==> build 42: inputs <==
==> flow/design.v <==
module ALU (A, B, ALU_Sel, ALU_Out, Carryout, Overflow);
parameter ADD  = 0;
parameter SUB  = 1;
parameter MUL_HIGH = 2;
parameter MUL_LOW = 3;
input [31:0] A;
input [31:0] B;
input [3:0] ALU_Sel;
output [31:0] ALU_Out;
output Carryout;
output Overflow;
reg[31:0] ALU_32Result;
reg[63:0] ALU_64Result;
always @(*)
begin
    ALU_32Result = 32'h00000000;
    ALU_64Result = 64'h0000000000000000;
    case(ALU_Sel)
        ADD:        ALU_32Result = A + B;
        SUB:        ALU_32Result = A - B;
        MUL_HIGH:	ALU_64Result = A * B;
        MUL_LOW:	ALU_64Result = A * B;
        default:
        begin
            ALU_32Result = 32'h00000000;
            ALU_64Result = 64'h0000000000000000;
        end
    endcase
end
assign ALU_Out = (ALU_Sel == MUL_LOW)? ALU_64Result[31:0]: (ALU_Sel == MUL_HIGH)? ALU_64Result[63:32]:ALU_32Result[31:0];
assign Carryout = 1'b0;
assign Overflow = 1'b0;
endmodule
module alu_top (
    input             clk,
    input      [31:0] A,
    input      [31:0] B,
    input      [3:0]  ALU_Sel,
    output reg [31:0] ALU_Out,
    output reg        Carryout,
    output reg        Overflow
);
reg [31:0] a_q, b_q;
reg [3:0]  sel_q;
wire [31:0] out_d;
wire        carry_d, ovf_d;
ALU u_alu (
    .A(a_q), .B(b_q), .ALU_Sel(sel_q),
    .ALU_Out(out_d), .Carryout(carry_d), .Overflow(ovf_d)
);
always @(posedge clk) begin
    a_q      <= A;
    b_q      <= B;
    sel_q    <= ALU_Sel;
    ALU_Out  <= out_d;
    Carryout <= carry_d;
    Overflow <= ovf_d;
end
endmodule
==> flow/run.sh <==
#!/bin/bash
# the make line also repeats each setting of config.mk as NAME=value (left out here)
make -C /OpenROAD-flow-scripts/flow DESIGN_CONFIG=/design/flow/config.mk WORK_HOME=/design/flow/orfs CLKGATE_MAP_FILE= finish
==> flow/config.mk <==
export PLATFORM = sky130hd
export DESIGN_NAME = alu_top
export DESIGN_NICKNAME = alu_top
export VERILOG_FILES = /design/flow/design.v
export SDC_FILE = /design/flow/constraint.sdc
export NUM_CORES = 4
export LEC_CHECK = 0
export CAP_MARGIN = 20
export CORE_MARGIN = 2
export CORE_UTILIZATION = 72
export CTS_CLUSTER_SIZE = 50
export HOLD_SLACK_MARGIN = -0.07
export PLACE_DENSITY = 0.64
export SLEW_MARGIN = 20
==> flow/constraint.sdc <==
create_clock -name core_clock -period 6.73 [get_ports {clk}]
set_input_delay 1.3460 -clock core_clock [delete_from_list [all_inputs] [get_ports {clk}]]
set_output_delay 1.3460 -clock core_clock [all_outputs]
set_load 0.01 [all_outputs]
==> build 23: changes against build 42 <==
Settings changed: CORE_UTILIZATION 72 to 40, CTS_CLUSTER_SIZE 50 to 24, HOLD_SLACK_MARGIN -0.07 to default, PLACE_DENSITY 0.64 to default, TNS_END_PERCENT from default to 10.
==> flow/constraint.sdc (replaced) <==
create_clock -name core_clock -period 9.0 [get_ports {clk}]
set_input_delay 1.8000 -clock core_clock [delete_from_list [all_inputs] [get_ports {clk}]]
set_output_delay 1.8000 -clock core_clock [all_outputs]
set_load 0.01 [all_outputs]
==> trial 90: changes against build 42 <==
Settings changed: CAP_MARGIN 20 to 5, CORE_UTILIZATION 72 to 66, CTS_CLUSTER_DIAMETER from default to 37, CTS_CLUSTER_SIZE 50 to default, HOLD_SLACK_MARGIN -0.07 to -0.09, PLACE_DENSITY 0.64 to default, SETUP_SLACK_MARGIN from default to 1.17.
==> flow/constraint.sdc (replaced) <==
create_clock -name core_clock -period 8.48 [get_ports {clk}]
set_input_delay 1.6960 -clock core_clock [delete_from_list [all_inputs] [get_ports {clk}]]
set_output_delay 1.6960 -clock core_clock [all_outputs]
set_load 0.01 [all_outputs]
==> build 69: changes against build 42 <==
Settings changed: CORE_ASPECT_RATIO from default to 0.5, CTS_CLUSTER_DIAMETER from default to 323, CTS_CLUSTER_SIZE 50 to 100, HOLD_SLACK_MARGIN -0.07 to default, PLACE_DENSITY 0.64 to default.
==> flow/constraint.sdc (replaced) <==
create_clock -name core_clock -period 6.12 [get_ports {clk}]
set_input_delay 1.2240 -clock core_clock [delete_from_list [all_inputs] [get_ports {clk}]]
set_output_delay 1.2240 -clock core_clock [all_outputs]
set_load 0.01 [all_outputs]
==> results <==
| item | build 69 | build 42 | build 23 | trial 90 |
|---|---|---|---|---|
| Run status | stopped before the end | complete, but fails checks | no timing/DRC/antenna violations | no timing/DRC/antenna violations |
| Failing step | global routing (5_1_grt) | - | - | - |
| Violated checks | - | setup timing | - | - |
| Top layer reached by signal wires | - | met5 | met5 | met4 |
| Final core utilization | - | 87.3% | 43.2% | 74.8% |
| Final clock-cell share | - | 0.728% | 0.786% | 0.695% |
| Largest cell class by area | - | multi-input combinational cells | multi-input combinational cells | multi-input combinational cells |
| Kind of start point of the critical path | - | flip-flop | flip-flop | flip-flop |
| Placed Area | 0.0442 mm2 | 0.0440 mm2 | 0.0407 mm2 | 0.0404 mm2 |
| Proportion of cell area occupied by registers | - | 4.47% | 4.87% | 5.10% |
| Logic share of the area | - | 72.0% | 77.7% | 76.2% |
| DRT iter0 DRCs | - | 3,218 | 1,589 | 2,355 |
| MaxCap Viol Count | - | 0 | 0 | 0 |
| Clock network latency to the later pin of the worst-skew pair | - | 0.40 ns | 0.42 ns | 0.40 ns |

==> inputs of 08-03 <==
Starts from the design.v that is shown in full above.
clock: 6.84 ns
lec_check: 0
cap_margin: 10
core_margin: 2
core_utilization: 72
cts_cluster_size: 50
hold_slack_margin: -0.08
place_density: 0.64
setup_slack_margin: 1.96
slew_margin: 20
run.sh (not shown) runs the stock make flow with config.mk's settings and CLKGATE_MAP_FILE=.
==> 12-05 (differences from 08-03) <==
Settings changed: ABC_AREA set to 1, CAP_MARGIN 10 to 20, CORE_ASPECT_RATIO set to 0.92, CORE_UTILIZATION 72 to 52, CTS_CLUSTER_SIZE 50 to unset, HOLD_SLACK_MARGIN -0.08 to unset, PLACE_DENSITY 0.64 to unset, SETUP_SLACK_MARGIN 1.96 to 1.23.
==> flow/constraint.sdc (replaced) <==
create_clock -name core_clock -period 8.2 [get_ports {clk}]
set_input_delay 1.6400 -clock core_clock [delete_from_list [all_inputs] [get_ports {clk}]]
set_output_delay 1.6400 -clock core_clock [all_outputs]
set_load 0.01 [all_outputs]
==> writeup.txt <==
The flow ran to the end and the layout has no timing, DRC or antenna violations. For this run, the post-layout net count is 7043. The largest single stage delay on the critical path is 0.56 ns. The average routed wire per standard cell is 20.6 um. Yosys reports a chip area of 0.0414 mm2.
[end of results for 12-05]
==> writeup.txt <==
The run finished, with violations left. The checks that failed: setup timing. The average routed wire per standard cell is 22.4 um, and the number of endpoints failing setup at the final stage is 32.

With the slack of the critical path at -0.666 ns, the initial antenna violation count is 10. For this run, the post-layout net count is 5893.
[end of results for 08-03]

==> inputs of job 4802 <==
RTL: the design.v shown in full above, as it stands there.
clock: 9.0 ns
lec_check: 0
cap_margin: 20
core_aspect_ratio: 1.06
core_margin: 8
core_utilization: 69
cts_cluster_diameter: 284
cts_cluster_size: 18
hold_slack_margin: 0.26
place_density: 0.35
slew_margin: 20
tns_end_percent: 40
==> job 1368: changes against job 4802 <==
==> flow/config.mk (replaced) <==
export PLATFORM = sky130hd
export DESIGN_NAME = alu_top
export DESIGN_NICKNAME = alu_top
export VERILOG_FILES = /design/flow/design.v
export SDC_FILE = /design/flow/constraint.sdc
export NUM_CORES = 4
export LEC_CHECK = 0
export CAP_MARGIN = 20
export CORE_MARGIN = 2
export CORE_UTILIZATION = 72
export CTS_CLUSTER_SIZE = 50
export HOLD_SLACK_MARGIN = -0.1
export PLACE_DENSITY = 0.64
export SLEW_MARGIN = 20
==> flow/constraint.sdc (replaced) <==
create_clock -name core_clock -period 6.73 [get_ports {clk}]
set_input_delay 1.3460 -clock core_clock [delete_from_list [all_inputs] [get_ports {clk}]]
set_output_delay 1.3460 -clock core_clock [all_outputs]
set_load 0.01 [all_outputs]
==> job 9879: changes against job 4802 <==
==> flow/config.mk (replaced) <==
export PLATFORM = sky130hd
export DESIGN_NAME = alu_top
export DESIGN_NICKNAME = alu_top
export VERILOG_FILES = /design/flow/design.v
export SDC_FILE = /design/flow/constraint.sdc
export NUM_CORES = 4
export LEC_CHECK = 0
export CAP_MARGIN = 20
export CORE_MARGIN = 2
export CORE_UTILIZATION = 72
export CTS_CLUSTER_SIZE = 53
export HOLD_SLACK_MARGIN = -0.1
export PLACE_DENSITY = 0.64
export SLEW_MARGIN = 20
==> flow/constraint.sdc (replaced) <==
create_clock -name core_clock -period 6.23 [get_ports {clk}]
set_input_delay 1.2460 -clock core_clock [delete_from_list [all_inputs] [get_ports {clk}]]
set_output_delay 1.2460 -clock core_clock [all_outputs]
set_load 0.01 [all_outputs]
==> notes <==
First-iteration DRC count, lowest first: job 4802, job 1368, job 9879.
Register-to-register slack: job 4802 is higher than job 9879 (2.0 ns).
Clock skew: job 4802 < job 1368 < job 9879.
Of job 9879 and job 4802, job 9879 has the higher cell count (gap 8.5%, measured against job 4802).
Sequential cell count is the same in job 4802 and job 9879.
Hold slack, highest first: job 9879, job 1368, job 4802.
Job 1368 completed and failed the layout checks on setup timing. Job 4802 went through all stages and came out clean. Job 9879 completed and failed the layout checks on setup timing.
In die area, job 9879 and job 1368 do not differ.
Via count: job 4802 is smaller than job 1368 (11%).
==> figures <==
DR vias/cell: job 9879 6.12; job 4802 5.86; job 1368 6.11
Final Critical Period: job 9879 7.68 ns; job 4802 8.48 ns; job 1368 7.58 ns
Period utilization: job 9879 123%; job 4802 94.2%; job 1368 113%
Worst setup slack after placement: job 9879 -1.21 ns; job 4802 0.665 ns; job 1368 -0.968 ns
Setup TNS: job 9879 -38.89 ns; job 4802 0 ns; job 1368 -20.30 ns
Fillers: job 9879 2606; job 4802 4329; job 1368 2684
Tally of clock buffers in the finished layout: job 9879 9; job 4802 9; job 1368 10
Worst hold path stage count: job 9879 4; job 4802 2; job 1368 2
Total stage count of the critical path: job 9879 25; job 4802 24; job 1368 25
Largest clock skew in the final design: job 9879 0.0217 ns; job 4802 0.0146 ns; job 1368 0.0214 ns
Placed instance count: job 9879 5296; job 4802 4930; job 1368 5282
Slew at the pin closest to its max-slew limit: job 9879 0.823 ns; job 4802 1.16 ns; job 1368 0.807 ns
Post-CTS repair timing setup buffer count: job 9879 29; job 4802 0; job 1368 18
Hold Slack: job 9879 0.898 ns; job 4802 0.783 ns; job 1368 0.892 ns
Final standard cell area without fillers: job 9879 46000 um2; job 4802 40300 um2; job 1368 45900 um2
Run status: job 9879 failed layout checks; job 4802 finished clean; job 1368 failed layout checks
Layout check failures: job 9879 setup timing; job 4802 -; job 1368 setup timing
DP Area: job 9879 44200 um2; job 4802 40000 um2; job 1368 44000 um2
